## run A
// ALU
module ALU(
    clk,
    rst_n,
    valid,
    ready,
    mode,
    in_A,
    in_B,
    out
);
clock: 3.07 ns
lec_check: 0
cap_margin: 20
cell_pad_in_sites_detail_placement: 0
cell_pad_in_sites_global_placement: 0
core_margin: 2
core_utilization: 70
cts_cluster_diameter: 36
cts_cluster_size: 32
setup_slack_margin: -0.18
slew_margin: 20
run.sh (not shown) runs the stock make flow with config.mk's settings and CLKGATE_MAP_FILE=.
No final results exist for run A, since it was stopped by error GRT-0116 during global routing (5_1_grt).
Input changes introduced in run B (baseline for comparison: run A):
Settings: SETUP_SLACK_MARGIN now 0.61, was -0.18; CTS_CLUSTER_DIAMETER no longer set, was 36; CORE_UTILIZATION now 45, was 70; CTS_CLUSTER_SIZE no longer set, was 32; the clock period (ns, I/O delays scaled along) now 2.36, was 3.07.
==> comparison <==
Run B finished all stages; layout check result: FAIL, due to negative setup slack. Vertical die dimension for run B is higher than for run A. Run B -> run A: synthesized cell count delta 0, exact match. From run A to run B the numbers moved as follows: core utilization before placement now smaller; mean post-synth cell area was more or less identical; number of flip-flops and latches in the synthesized netlist held steady. Area after synthesis across run A and run B: no real change. Summary of run B over run A: weighted congestion reported at the end of routability-driven placement shows a reduction of 13%, number of placed instances, taps included went up, post-CTS repair timing setup buffer count went up by 54, count of distinct cell types in the synthesized netlist did not really move, detailed-placement wirelength estimate now sits higher.
The inputs of run C differ from those of run B as listed below.
Settings: changing CORE_UTILIZATION from 45 to 66; changing SETUP_SLACK_MARGIN from 0.61 to -0.18; changing the clock period (ns, I/O delays scaled along) from 2.36 to 3.07.
==> comparison <==
- Core occupancy in the finished layout in run C is 18 points above run B.
- Compared with run B, run C has extra setup slack.
- Compared with run B, run C ends up with a smaller final cell area.
- Comparing run C against run B, there is no change at all in count of unresolved DRC violations after routing.
- Nothing crashed in run B and all stages finished; the problem is that the final layout failed, the offending checks being negative setup slack.
- Run C completed end to end; final checks failed (negative setup slack).
- Run C vs. run B: aggregate negative setup slack rose 24.64 ns, first-pass GRT wire length now sits lower, placement row count -19%, routed wire length +about 4.5%.
Here is what was changed in the inputs of run D compared with run C.
Settings: removing CELL_PAD_IN_SITES_DETAIL_PLACEMENT (formerly 0); changing CORE_UTILIZATION from 66 to 40; removing SETUP_SLACK_MARGIN (formerly -0.18); removing CELL_PAD_IN_SITES_GLOBAL_PLACEMENT (formerly 0); changing the clock period (ns, I/O delays scaled along) from 3.07 to 4.05.
Notes after the runs:
Having completed the whole flow, run D delivered a layout that passed the timing, DRC and antenna checks. Run D vs run C — via count dropped by more than 10%. Between run C and run D, internal power summed over all cells decreased. Run D ended up with alu_in[1] as its launch point of the critical path; run C ended up with shreg[32]. Number of antenna violations at the first check in global routing for run D is lower than for run C. Comparing run D and run C, the higher worst endpoint data arrival time was measured on run D.

* * *

v18:
ALU again, from the RTL that the note above started with.
==> flow/config.mk <==
export PLATFORM = sky130hd
export DESIGN_NAME = ALU
export DESIGN_NICKNAME = ALU
export VERILOG_FILES = /design/flow/design.v
export SDC_FILE = /design/flow/constraint.sdc
export NUM_CORES = 4
export LEC_CHECK = 0
export CAP_MARGIN = 0
export CELL_PAD_IN_SITES_DETAIL_PLACEMENT = 0
export CELL_PAD_IN_SITES_GLOBAL_PLACEMENT = 0
export CORE_MARGIN = 2
export CORE_UTILIZATION = 70
export CTS_CLUSTER_DIAMETER = 42
export CTS_CLUSTER_SIZE = 35
export SETUP_SLACK_MARGIN = 0.93
export SLEW_MARGIN = 20
==> flow/constraint.sdc <==
create_clock -name core_clock -period 3.64 [get_ports {clk}]
set_input_delay 0.7280 -clock core_clock [delete_from_list [all_inputs] [get_ports {clk}]]
set_output_delay 0.7280 -clock core_clock [all_outputs]
set_load 0.01 [all_outputs]
Seen in the log of v18: DPL-0033 during clock tree synthesis, after which the run never completed.
Changes in v39 relative to v18:
# v18
export LEC_CHECK = 0
export CAP_MARGIN = 0
export CELL_PAD_IN_SITES_DETAIL_PLACEMENT = 0
export CELL_PAD_IN_SITES_GLOBAL_PLACEMENT = 0
export CORE_MARGIN = 2
export CORE_UTILIZATION = 70
export CTS_CLUSTER_DIAMETER = 42
export CTS_CLUSTER_SIZE = 35
export SETUP_SLACK_MARGIN = 0.93
export SLEW_MARGIN = 20
create_clock -name core_clock -period 3.64 [get_ports {clk}]
# v39
export LEC_CHECK = 0
export CAP_MARGIN = 20
export CORE_ASPECT_RATIO = 0.5
export CORE_MARGIN = 2
export CORE_UTILIZATION = 72
export SLEW_MARGIN = 20
create_clock -name core_clock -period 8.0 [get_ports {clk}]
- Among v18 and v39, the run that stopped before the end is v18, and it is the only one.
- In the flow results for v18 and v39, the overall die area is larger on v18.
- Comparing v18 against v39, there is no change at all in mean instance size in the synthesized netlist.
- Comparing v18 and v39, the lower final weighted congestion of routability-driven global placement is on v18.
- Reported for v18 and v39, register bit count reported by yosys turned out identical to the last digit.
- Between v18 and v39, the pre-CTS setup slack is lower for v18.
What v31 does differently from v39 at the input level:
# v39
export LEC_CHECK = 0
export CAP_MARGIN = 20
export CORE_ASPECT_RATIO = 0.5
export CORE_MARGIN = 2
export CORE_UTILIZATION = 72
export SLEW_MARGIN = 20
create_clock -name core_clock -period 8.0 [get_ports {clk}]
# v31
export LEC_CHECK = 0
export CAP_MARGIN = 20
export CORE_ASPECT_RATIO = 0.5
export CORE_MARGIN = 2
export CORE_UTILIZATION = 69
export SLEW_MARGIN = 20
export TNS_END_PERCENT = 5
create_clock -name core_clock -period 8.0 [get_ports {clk}]
Notes after the runs:
- No run among v39 and v31 stopped early or left any final violation; all are clean.
- Density: v31 sparser than v39
- v31 vs. v39: proportion of power drawn by flip-flops and latches essentially unchanged; switching power went down about 2.2%; maximum single-stage delay on the critical path dropped 80 ps; number of I/O port buffers about even.
Inputs modified between v31 and v23:
# v31
export LEC_CHECK = 0
export CAP_MARGIN = 20
export CORE_ASPECT_RATIO = 0.5
export CORE_MARGIN = 2
export CORE_UTILIZATION = 69
export SLEW_MARGIN = 20
export TNS_END_PERCENT = 5
create_clock -name core_clock -period 8.0 [get_ports {clk}]
# v23
export LEC_CHECK = 0
export CAP_MARGIN = 20
export CORE_MARGIN = 2
export CORE_UTILIZATION = 22
export SLEW_MARGIN = 20
create_clock -name core_clock -period 11.9 [get_ports {clk}]
==> comparison <==
Comparing final worst hold slack for v31 and v23, the smaller number came from v31. Diff v31 -> v23: sequential fraction of design power went up; horizontal die dimension went up; count of vias placed by the detailed router went down; biggest fanout along the worst timing path went up; area of the core went up. | aggregate routed wire length | higher: v23 |. From v31 to v23 the numbers moved as follows: number of nets in the layout held steady; die size went up. From v23 to v31, area after synthesis did not move at all.

* * *

Starting RTL as in the previous note.
Settings: LEC_CHECK=0, CAP_MARGIN=30, CELL_PAD_IN_SITES_DETAIL_PLACEMENT=1, CELL_PAD_IN_SITES_GLOBAL_PLACEMENT=1, CORE_MARGIN=2, CORE_UTILIZATION=20, CTS_CLUSTER_DIAMETER=303, GPL_TIMING_DRIVEN=1, MAX_ROUTING_LAYER=met4, PLACE_DENSITY=0.81, SLEW_MARGIN=25, TNS_END_PERCENT=85; clock period 4.58 ns.
==> next run, changes <==
- ABC_AREA: unset -> 1
- CAP_MARGIN: 30 -> 20
- CELL_PAD_IN_SITES_DETAIL_PLACEMENT: 1 -> unset
- CELL_PAD_IN_SITES_GLOBAL_PLACEMENT: 1 -> unset
- CORE_UTILIZATION: 20 -> 72
- CTS_CLUSTER_DIAMETER: 303 -> unset
- GPL_TIMING_DRIVEN: 1 -> unset
- MAX_ROUTING_LAYER: met4 -> unset
- PLACE_DENSITY: 0.81 -> unset
- SLEW_MARGIN: 25 -> 20
- TNS_END_PERCENT: 85 -> unset
- clock period: 4.58 -> 3.48 ns (I/O delays scaled with it)
Global-route usage grows by 36 points. Cell area rises by a few percent. Final cell count grows by a few percent. Worst setup slack got worse by 0.42 ns. Wire length climbs by a few percent. Sequential share of layout area goes down by 1.4 points. Power is higher by a quarter to a third. Utilization rose by 61 points. Die area shrinks by well over a third.
==> next run, changes <==
- ABC_AREA: 1 -> unset
- CORE_UTILIZATION: 72 -> 65
- CTS_CLUSTER_DIAMETER: unset -> 32
- SETUP_SLACK_MARGIN: unset -> 0.6
- TNS_END_PERCENT: unset -> 5
What happened: The changed run produced a layout that fails on setup timing. Via count came out lower by 5.2%. Clock skew climbs by 0.0068 ns. Total power is higher by 26%. Critical path depth decreases by 4. Non-clock buffer count went up by 146.
==> next run, changes <==
- ABC_AREA: unset -> 1
- CORE_ASPECT_RATIO: unset -> 0.5
- CORE_UTILIZATION: 65 -> 72
- CTS_CLUSTER_DIAMETER: 32 -> 394
- CTS_CLUSTER_SIZE: unset -> 100
- HOLD_SLACK_MARGIN: unset -> 0.29
- SETUP_SLACK_MARGIN: 0.6 -> -0.24
- TNS_END_PERCENT: 5 -> unset
Effect:
- The changed run completed and failed the layout checks on setup timing
- power falls by 20%
- cell area decreases by about 4%
- sequential cell count does not change
- worst hold slack gets worse by 0.045 ns
- combinational power drops by 26%
- die size goes up by 3.3%
- sequential power hardly moves
- register-to-register slack gains 0.06 ns
- synthesized area goes up by 14%
- wire length drops by 5.1%
==> next run, changes <==
- ABC_AREA: 1 -> unset
- CORE_ASPECT_RATIO: 0.5 -> unset
- CORE_UTILIZATION: 72 -> 70
- CTS_CLUSTER_DIAMETER: 394 -> 32
- CTS_CLUSTER_SIZE: 100 -> 36
- HOLD_SLACK_MARGIN: 0.29 -> unset
- SETUP_SLACK_MARGIN: -0.24 -> 0.6
The new run stopped in clock tree synthesis.
Die size came out lower by roughly a tenth.
Area after synthesis came out lower by roughly a tenth.
Synthesized cell count came out lower by a quarter to a third.
==> next run, changes <==
- ABC_AREA: unset -> 1
- CORE_ASPECT_RATIO: unset -> 0.5
- CORE_UTILIZATION: 70 -> 72
- CTS_CLUSTER_DIAMETER: 32 -> 394
- CTS_CLUSTER_SIZE: 36 -> 100
- SETUP_SLACK_MARGIN: 0.6 -> unset
What happened: This time the run went through all stages and came out clean; die area is higher by 11%; area after synthesis climbs by 14%; synthesized cell count goes up by 44%.

* * *

== try-juniper ==
ALU again, from the RTL that the note above started with.
// ALU
module ALU(
    clk,
    rst_n,
    valid,
    ready,
    mode,
    in_A,
    in_B,
    out
);
==> flow/config.mk <==
export PLATFORM = sky130hd
export DESIGN_NAME = ALU
export DESIGN_NICKNAME = ALU
export VERILOG_FILES = /design/flow/design.v
export SDC_FILE = /design/flow/constraint.sdc
export NUM_CORES = 4
export LEC_CHECK = 0
export ABC_AREA = 1
export CAP_MARGIN = 20
export CORE_MARGIN = 2
export CORE_UTILIZATION = 72
export CTS_CLUSTER_DIAMETER = 371
export CTS_CLUSTER_SIZE = 15
export HOLD_SLACK_MARGIN = 0.3
export SETUP_SLACK_MARGIN = -0.3
export SLEW_MARGIN = 20
==> flow/constraint.sdc <==
create_clock -name core_clock -period 4.14 [get_ports {clk}]
set_input_delay 0.8280 -clock core_clock [delete_from_list [all_inputs] [get_ports {clk}]]
set_output_delay 0.8280 -clock core_clock [all_outputs]
set_load 0.01 [all_outputs]
#### Input delta (try-yarrow over try-juniper)
# try-juniper
export LEC_CHECK = 0
export ABC_AREA = 1
export CAP_MARGIN = 20
export CORE_MARGIN = 2
export CORE_UTILIZATION = 72
export CTS_CLUSTER_DIAMETER = 371
export CTS_CLUSTER_SIZE = 15
export HOLD_SLACK_MARGIN = 0.3
export SETUP_SLACK_MARGIN = -0.3
export SLEW_MARGIN = 20
create_clock -name core_clock -period 4.14 [get_ports {clk}]
# try-yarrow
export LEC_CHECK = 0
export CAP_MARGIN = 20
export CORE_MARGIN = 2
export CORE_UTILIZATION = 57
export CTS_CLUSTER_DIAMETER = 379
export CTS_CLUSTER_SIZE = 100
export SLEW_MARGIN = 20
create_clock -name core_clock -period 8.0 [get_ports {clk}]
Results
- When the final numbers for try-juniper and try-yarrow were put side by side, the reported clock group power turned out to be smaller in try-yarrow.
- Going from try-juniper to try-yarrow, clock buffer count from CTS neither gained nor lost much; maximum ir drop on the vdd rail lost 0.00017 V; sequential power lost about 46%; final area lost 10%; core utilization lost 17 points.
- First element of the critical path: alu_in[9]$_DFFE_PN0P_ -> try-yarrow, alu_in[23]$_DFFE_PN0P_ -> try-juniper
- Compared with try-juniper, in try-yarrow clock period minus final worst setup slack higher; half-perimeter wire length after detailed placement has decreased; mux contribution to synthesized area now larger.
- Largest family of logic cells by area: AND-OR/OR-AND gates -> try-yarrow, simple AND/OR/NAND/NOR gates -> try-juniper
Input-level comparison between try-onyx and try-yarrow:
# try-yarrow
export LEC_CHECK = 0
export CAP_MARGIN = 20
export CORE_MARGIN = 2
export CORE_UTILIZATION = 57
export CTS_CLUSTER_DIAMETER = 379
export CTS_CLUSTER_SIZE = 100
export SLEW_MARGIN = 20
create_clock -name core_clock -period 8.0 [get_ports {clk}]
# try-onyx
export LEC_CHECK = 0
export CAP_MARGIN = 0
export CELL_PAD_IN_SITES_DETAIL_PLACEMENT = 1
export CELL_PAD_IN_SITES_GLOBAL_PLACEMENT = 1
export CORE_MARGIN = 2
export CORE_UTILIZATION = 20
export CTS_CLUSTER_DIAMETER = 303
export PLACE_DENSITY = 0.81
export SLEW_MARGIN = 20
create_clock -name core_clock -period 8.0 [get_ports {clk}]
Findings:
Met1 demand-to-capacity share in global routing: try-onyx and try-yarrow compared, higher one is try-yarrow. | worst setup slack | try-onyx vs try-yarrow | worse |. On register-to-register slack, try-yarrow beats try-onyx. try-onyx ended with less total routing resource utilization after global routing than try-yarrow. Per the comparison of try-onyx with try-yarrow, flip-flop and latch count after synthesis neither gained nor lost much, fraction of power consumed by the clock network lost 0.6 points, number of filler cells placed in the layout picked up an extra 290%, sequential share of layout area lost 1.0 points, highest cell delay on the worst timing path lost 0.07 ns.
[inputs] try-maple vs try-onyx
# try-onyx
export LEC_CHECK = 0
export CAP_MARGIN = 0
export CELL_PAD_IN_SITES_DETAIL_PLACEMENT = 1
export CELL_PAD_IN_SITES_GLOBAL_PLACEMENT = 1
export CORE_MARGIN = 2
export CORE_UTILIZATION = 20
export CTS_CLUSTER_DIAMETER = 303
export PLACE_DENSITY = 0.81
export SLEW_MARGIN = 20
create_clock -name core_clock -period 8.0 [get_ports {clk}]
# try-maple
export LEC_CHECK = 0
export CAP_MARGIN = 20
export CORE_MARGIN = 2
export CORE_UTILIZATION = 57
export CTS_CLUSTER_SIZE = 98
export SLEW_MARGIN = 20
create_clock -name core_clock -period 6.13 [get_ports {clk}]
==> results <==
On horizontal extent of the die, the lower figure sits with try-maple, not try-onyx.
Relative to try-onyx, global router's overall resource usage has increased by 23 points in try-maple.
Re wire length on met3: try-maple and try-onyx aren't equal, and the lower value belongs to try-onyx.
Global placer's final weighted congestion was higher in the run labelled try-maple.
Diff try-maple..try-onyx | adder and majority cell fraction of the synthesized area | negligible
The shortest clock period the worst path allows after layout in try-maple sits 0.0099 ns below the value recorded for try-onyx.
The power consumption in try-maple was higher than what try-onyx gave.
try-maple vs try-onyx on fraction of power spent switching nets: try-maple is the lower one.

* * *

The RTL this note starts from:
==> flow/design.v <==
module ALU(
    clk,
    rst_n,
    valid,
    ready,
    mode,
    in_A,
    in_B,
    out
);
    input         clk, rst_n;
    input         valid;
    input  [1:0]  mode;  
    output        ready;
    input  [31:0] in_A, in_B;
    output [63:0] out;
    parameter IDLE = 3'd0;
    parameter MUL  = 3'd1;
    parameter DIV  = 3'd2;
    parameter AND = 3'd3;
    parameter OR = 3'd4;
    parameter OUT  = 3'd5;
    reg  [ 2:0] state, state_nxt;
    reg  [ 4:0] counter, counter_nxt;
    reg  [63:0] shreg, shreg_nxt;
    reg  [31:0] alu_in, alu_in_nxt;
    reg  [32:0] alu_out;
    reg         ready;
    assign out = shreg;
    always @(*) begin
        if(state==OUT) ready = 1;
        else ready = 0;
    end
    always @(*) begin
        case(state)
            IDLE: begin
                if(!valid)                state_nxt = IDLE;
                else if(valid && mode==0) state_nxt = MUL;
                else if(valid && mode==1) state_nxt = DIV;
                else if(valid && mode==2) state_nxt = AND;
                else                      state_nxt = OR;
            end
            MUL : state_nxt = (counter==31) ? OUT : MUL;
            DIV : state_nxt = (counter==31) ? OUT : DIV;
            AND : state_nxt = OUT;
            OR  : state_nxt = OUT;
            OUT : state_nxt = IDLE;
            default : state_nxt = IDLE;
        endcase
    end
    always @(*) begin
        if(state==MUL && counter<31) begin
            counter_nxt = counter + 1;
        end
        else if(state==DIV && counter<31) begin
            counter_nxt = counter + 1;
        end
        else begin
            counter_nxt = 0;
        end
    end
    always @(*) begin
        case(state)
            IDLE: begin
                if (valid) begin
                    alu_in_nxt = in_B;
                end
                else begin
                    alu_in_nxt = 0;
                end
            end
            OUT : begin
                alu_in_nxt = 0;
            end
            default: begin
                alu_in_nxt = alu_in;
            end
        endcase
    end
    always @(*) begin
        case(state)
            IDLE: alu_out = 0;
            MUL : begin
                if(shreg[0]==1)
                    alu_out = alu_in + shreg[63:32];
                else
                    alu_out = shreg[63:32];
            end
            DIV : begin
                if(shreg[62:31]>=alu_in) begin
                    alu_out = shreg[62:31] - alu_in;
                end
                else begin 
                    alu_out = shreg[62:31];
                end
            end
            AND : alu_out = shreg[31:0] & alu_in;
            OR  : alu_out = shreg[31:0] | alu_in;
            OUT : alu_out = 0;
            default : alu_out = 0;
        endcase
    end
    always @(*) begin
        case(state)
            IDLE: begin
                if (valid) begin
                    shreg_nxt[31:0] = in_A;
                    shreg_nxt[63:32] = 32'b0;
                end
                else begin
                    shreg_nxt[31:0] = 0;
                    shreg_nxt[63:32] = 32'b0;
                end
            end
            MUL : begin
                shreg_nxt = {alu_out, shreg[31:1]};
            end
            DIV : begin
                shreg_nxt = {alu_out[31:0], shreg[30:0], (shreg[62:31]>=alu_in)};
            end
            AND : shreg_nxt = {31'b0, alu_out};
            OR  : shreg_nxt = {31'b0, alu_out};
            OUT :  
            shreg_nxt = shreg;
            default :  
            shreg_nxt = shreg;
        endcase
    end
    always @(posedge clk or negedge rst_n) begin
        if (!rst_n) begin
            state <= IDLE;
            counter <= 0;
            shreg <= 0;
            alu_in <= 0;
        end
        else begin
            state <= state_nxt;
            counter <= counter_nxt;
            shreg <= shreg_nxt;
            alu_in <= alu_in_nxt;
        end
    end
endmodule
clock: 1.92 ns
lec_check: 0
abc_area: 1
cap_margin: 20
cell_pad_in_sites_detail_placement: 0
cell_pad_in_sites_global_placement: 0
core_margin: 2
core_utilization: 71
cts_cluster_diameter: 205
place_density_lb_addon: 0.04
setup_slack_margin: 0.61
slew_margin: 20
The baseline failed in detailed placement (3_5_place_dp).
Change:
==> flow/config.mk (replaced) <==
export PLATFORM = sky130hd
export DESIGN_NAME = ALU
export DESIGN_NICKNAME = ALU
export VERILOG_FILES = /design/flow/design.v
export SDC_FILE = /design/flow/constraint.sdc
export NUM_CORES = 4
export LEC_CHECK = 0
export CAP_MARGIN = 20
export CORE_MARGIN = 2
export CORE_UTILIZATION = 40
export SLEW_MARGIN = 20
==> flow/constraint.sdc (replaced) <==
create_clock -name core_clock -period 8.0 [get_ports {clk}]
set_input_delay 1.6000 -clock core_clock [delete_from_list [all_inputs] [get_ports {clk}]]
set_output_delay 1.6000 -clock core_clock [all_outputs]
set_load 0.01 [all_outputs]
The new run passed the timing, DRC and antenna checks.
Area after synthesis came out lower by about 12%.
Die area increases by about 54%.
Synthesized cell count decreases by about 30%.
Change:
--- a/flow/config.mk
+++ b/flow/config.mk
@@ -7,5 +7,7 @@
 export LEC_CHECK = 0
 export CAP_MARGIN = 20
+export CORE_ASPECT_RATIO = 0.5
 export CORE_MARGIN = 2
-export CORE_UTILIZATION = 40
+export CORE_UTILIZATION = 44
+export SETUP_SLACK_MARGIN = 1.32
 export SLEW_MARGIN = 20
The new run ran to the end with no violations.
Area after synthesis stays the same.
Non-clock buffer count is higher by 2.
Cell count shrinks slightly.
Die area drops by a little under a tenth.
Wire length grows by a few percent.
Global-route usage rose by 4.3 points.
Worst setup slack degrades by 0.25 ns.
Sequential power barely changes.
No activity file was given, so power comes from the tool's default toggle rates.
